==> run P: inputs <==
Design aib_rx_bert, start of the top module:
module aib_rx_bert #(
parameter [0:0] BERT_BUF_MODE_EN = 1   
)
(
input         clk,               
input         rstn,              
input [  3:0] rx_rst_pulse,      
input [  3:0] rx_start_pulse,    
input [  3:0] seed_in_en,        
input [  5:0] chk3_lane_sel_ff,  
input [  5:0] chk2_lane_sel_ff,  
input [  5:0] chk1_lane_sel_ff,  
input [  5:0] chk0_lane_sel_ff,  
input [  2:0] chk3_ptrn_sel_ff,  
input [  2:0] chk2_ptrn_sel_ff,  
input [  2:0] chk1_ptrn_sel_ff,  
input [  2:0] chk0_ptrn_sel_ff,  
input [319:0] rx_bert_data_i,    
input         sdr_mode,          
input   [1:0] r_fifo_mode,       
input         m_gen2_mode,       
output reg [ 48:0] rbert_bit_cnt_ff,  
output     [ 15:0] biterr_cnt_chk3,   
output     [ 15:0] biterr_cnt_chk2,   
output     [ 15:0] biterr_cnt_chk1,   
output     [ 15:0] biterr_cnt_chk0,   
output     [127:0] rx_bert3_data,     
output     [127:0] rx_bert2_data,     
output     [127:0] rx_bert1_data,     
output     [127:0] rx_bert0_data,     
output     [  3:0] rbert_running_ff   
);
Settings: LEC_CHECK=0, CAP_MARGIN=15, CELL_PAD_IN_SITES_DETAIL_PLACEMENT=0, CELL_PAD_IN_SITES_GLOBAL_PLACEMENT=0, CORE_MARGIN=2, CORE_UTILIZATION=68, CTS_CLUSTER_DIAMETER=29, CTS_CLUSTER_SIZE=50, GPL_ROUTABILITY_DRIVEN=1, HOLD_SLACK_MARGIN=0.3, MAX_ROUTING_LAYER=met4, SETUP_SLACK_MARGIN=1.15, SLEW_MARGIN=40; clock period 5.92 ns.
run.sh (not shown) runs the stock make flow with config.mk's settings and CLKGATE_MAP_FILE=.
==> run D (differences from run P) <==
CAP_MARGIN = 20   (was 15)
CELL_PAD_IN_SITES_DETAIL_PLACEMENT = unset   (was 0)
CELL_PAD_IN_SITES_GLOBAL_PLACEMENT = unset   (was 0)
CORE_UTILIZATION = 40   (was 68)
CTS_CLUSTER_DIAMETER = unset   (was 29)
CTS_CLUSTER_SIZE = unset   (was 50)
GPL_ROUTABILITY_DRIVEN = unset   (was 1)
HOLD_SLACK_MARGIN = unset   (was 0.3)
MAX_ROUTING_LAYER = unset   (was met4)
SETUP_SLACK_MARGIN = unset   (was 1.15)
SLEW_MARGIN = 20   (was 40)
==> flow/constraint.sdc (replaced) <==
create_clock -name core_clock -period 7.43 [get_ports {clk}]
set_input_delay 1.4860 -clock core_clock [delete_from_list [all_inputs] [get_ports {clk}]]
set_output_delay 1.4860 -clock core_clock [all_outputs]
set_load 0.01 [all_outputs]
==> results <==
Status: run D timing/DRC/antenna clean; run P aborted with a tool error
Last stage reached: run D -; run P 5_1_grt
Count of cells resized by post-cts repair: run D 0; run P 105
FP Rows: run D 162; run P 124
Number of buffers inserted during clock tree synthesis: run D 140; run P 240
Setup Fix Bufs, Post-CTS: run D 0; run P 53
Die outline width: run D 446 µm; run P 343 µm
Core area: run D 195,000 µm²; run P 114,000 µm²
Level count of the clock H-tree: run D 4; run P 4
Root buffer selected by CTS: run D sky130_fd_sc_hd__clkbuf_16; run P sky130_fd_sc_hd__clkbuf_16
Post-detailed-placement half-perimeter wirelength: run D 226,000 µm; run P 225,000 µm
Number of synthesized flops with an enable pin: run D 0; run P 0
Netlist area before placement: run D 78,200 µm²; run P 78,200 µm²
Post-synth ARST share: run D 1.00; run P 1.00
I/O pin total: run D 1,003; run P 1,003
Pre-CTS worst setup slack: run D -0.234 ns; run P -0.966 ns
Placed instance count: run D 10,500; run P 9,466
Compound-gate portion of the synthesized area: run D 0.164; run P 0.164
Area post-placement: run D 89,900 µm²; run P 89,400 µm²
Syn Nets: run D 7,931; run P 7,931
Gp weighted congestion: run D 0.942; run P 1.05
Number of hold buffers added after CTS: run D 0; run P 0
Floorplan die height: run D 446 µm; run P 343 µm
Area of the die: run D 199,000 µm²; run P 118,000 µm²
Core utilization at floorplan: run D 0.402; run P 0.685
Total of buffers placed on input and output ports: run D 1,002; run P 1,002
Post-synth area from yosys stat: run D 78,200 µm²; run P 78,200 µm²


==> build 77 <==
aib_rx_bert again, from the RTL that the note above started with.
make LEC_CHECK=0 CAP_MARGIN=20 CORE_MARGIN=2 CORE_UTILIZATION=65 CTS_CLUSTER_DIAMETER=276 SETUP_SLACK_MARGIN=1.11 SLEW_MARGIN=20 finish   # period 6.07 ns
==> trial 48: changes against build 77 <==
CAP_MARGIN = 0   (was 20)
CORE_UTILIZATION = 72   (was 65)
CTS_CLUSTER_DIAMETER = unset   (was 276)
CTS_CLUSTER_SIZE = 96   (was unset)
PLACE_DENSITY = 0.43   (was unset)
SETUP_SLACK_MARGIN = unset   (was 1.11)
TNS_END_PERCENT = 5   (was unset)
==> flow/constraint.sdc (replaced) <==
create_clock -name core_clock -period 8.54 [get_ports {clk}]
set_input_delay 1.7080 -clock core_clock [delete_from_list [all_inputs] [get_ports {clk}]]
set_output_delay 1.7080 -clock core_clock [all_outputs]
set_load 0.01 [all_outputs]
==> qor summary <==
	build 77	trial 48
Deepest level of the CTS H-tree	4	3
Max-area cell share	0.3754	0.3754
Setup WS pre-CTS	-0.8149 ns	0.1713 ns
Floorplan Utilization	0.6536	0.7284
Number of gates resized after cts	67	0
Adder-cell share of the synthesized area	0.01069	0.01069
Full die area	0.1231 mm²	0.1113 mm²
Standard cell area after detailed placement	0.08934 mm²	0.08785 mm²
Number of cells in the design after placement	9555	9227
Horizontal die dimension	350.9 µm	333.6 µm
Area of the placeable core	0.1197 mm²	0.1074 mm²
Sum of net half-perimeters after detailed placement	212900 µm	223000 µm
Routability congestion estimate from global placement	1.022	1.040
Post-CTS setup buffer count	27	0
Clk sinks	1173	1173
Status	timing/DRC/antenna clean	did not finish
Failing step	-	global routing (5_1_grt)
Number of buffers inserted during clock tree synthesis	130	119
Die Y	350.9 µm	333.6 µm
Flip-flop cell with the highest count after synthesis	dfrtp_1	dfrtp_1
Number of standard-cell rows in the floorplan	127	120


==> job 4626: inputs <==
aib_rx_bert again, from the RTL that the note above started with.
Settings: LEC_CHECK=0, CAP_MARGIN=15, CELL_PAD_IN_SITES_GLOBAL_PLACEMENT=3, CORE_MARGIN=6, CORE_UTILIZATION=15, CTS_CLUSTER_SIZE=30, PLACE_DENSITY_LB_ADDON=0.22, SETUP_SLACK_MARGIN=0.67, SLEW_MARGIN=15, TNS_END_PERCENT=25; clock period 10.1 ns.
==> job 3145 (differences from job 4626) <==
- ABC_AREA: unset -> 1
- CAP_MARGIN: 15 -> 25
- CELL_PAD_IN_SITES_DETAIL_PLACEMENT: unset -> 0
- CELL_PAD_IN_SITES_GLOBAL_PLACEMENT: 3 -> 0
- CORE_MARGIN: 6 -> 4
- CORE_UTILIZATION: 15 -> 38
- CTS_CLUSTER_SIZE: 30 -> 50
- GPL_ROUTABILITY_DRIVEN: unset -> 0
- GPL_TIMING_DRIVEN: unset -> 0
- HOLD_SLACK_MARGIN: unset -> 0.28
- MAX_ROUTING_LAYER: unset -> met4
- MIN_ROUTING_LAYER: unset -> met2
- SETUP_SLACK_MARGIN: 0.67 -> 1.41
- SLEW_MARGIN: 15 -> 40
- TNS_END_PERCENT: 25 -> 55
==> flow/constraint.sdc (replaced) <==
create_clock -name core_clock -period 10.8 [get_ports {clk}]
set_input_delay 2.1600 -clock core_clock [delete_from_list [all_inputs] [get_ports {clk}]]
set_output_delay 2.1600 -clock core_clock [all_outputs]
set_load 0.01 [all_outputs]
==> results.json <==
{
  "grtUsageMet1_pct": 0,
  "lastStage": "global routing",
  "portBuffers": 987,
  "outcome": "aborted with a tool error",
  "core-area_um2": 207000,
  "die_y_um": 464,
  "top_area_share_pct": 37.1,
  "postSynthAreaPerCell_um2": 7.06,
  "ys_area_um2": 79100,
  "dp_hpwl_um": 350000,
  "tool.error": "[ERROR GRT-0116] Global routing finished with congestion. Check the congestion regions in the DRC Viewer."
}
the above is filed under job 3145

==> results.json <==
{
  "core-area_um2": 518000,
  "rr_endpoint": "aib_bert_chk1.rbert_biterr_cnt_ff[8]",
  "logic_area_um2": 45400,
  "dp_hpwl_um": 317000,
  "startpoint": "r_fifo_mode[1]",
  "place_inst": 14800,
  "postSynthAreaPerCell_um2": 10.4,
  "grtUsageMet1_pct": 19.5,
  "top_area_share_pct": 37.5,
  "die_y_um": 734,
  "finish.utilization_pct": 19.5,
  "outcome": "complete, no violations",
  "slowest_delay_ns": 0.58,
  "stdcell_count": 15100,
  "rows": 264,
  "portBuffers": 1002,
  "cp_data_required_time_ns": 10.85,
  "power_mw": 18.1,
  "track_usage_pct": 15.4
}
the above is filed under job 4626



==> inputs of job 3547 <==
Starting RTL as in the previous note.
Settings: LEC_CHECK=0, ABC_AREA=1, CAP_MARGIN=20, CORE_MARGIN=2, CORE_UTILIZATION=72, CTS_CLUSTER_DIAMETER=113, CTS_CLUSTER_SIZE=10, SETUP_SLACK_MARGIN=0.64, SLEW_MARGIN=20, TNS_END_PERCENT=20; clock period 4.07 ns.
==> inputs of job 5640, as changes to job 3547 <==
Settings changed: ABC_AREA 1 to unset, CORE_UTILIZATION 72 to 40, CTS_CLUSTER_DIAMETER 113 to unset, CTS_CLUSTER_SIZE 10 to unset, SETUP_SLACK_MARGIN 0.64 to unset, TNS_END_PERCENT 20 to unset.
==> flow/constraint.sdc (replaced) <==
create_clock -name core_clock -period 7.03 [get_ports {clk}]
set_input_delay 1.4060 -clock core_clock [delete_from_list [all_inputs] [get_ports {clk}]]
set_output_delay 1.4060 -clock core_clock [all_outputs]
set_load 0.01 [all_outputs]
==> reports/metrics.yaml <==
status: "did not finish"
failed_stage: "5_1_grt"
error: "[ERROR GRT-0232] Routing congestion too high. Check the congestion heatmap in the GUI."
area_leaders: "dfrtp_1, nand2_1, o21ai_0"
die_w_um: 335.4
grtUsageTotal_pct: 76.94
grt_use_met1_pct: 77.10
syn_nets: 11633
[end of results for job 3547]
==> reports/metrics.yaml <==
synthMuxAreaShare_pct: 29.06
die_w_um: 446.2
core_area_um2: 194600
status: "timing/DRC/antenna clean"
syn_nets: 7931
grtUsageTotal_pct: 30.72
min_to: "aib_bert_chk0.rx_bert_data_ff[26]"
path_buffers: 6
yosysTopAreaCell: "dfrtp_1"
area_leaders: "dfrtp_1, mux2_2, mux4_2"
grt_use_met1_pct: 38.42
[end of results for job 5640]
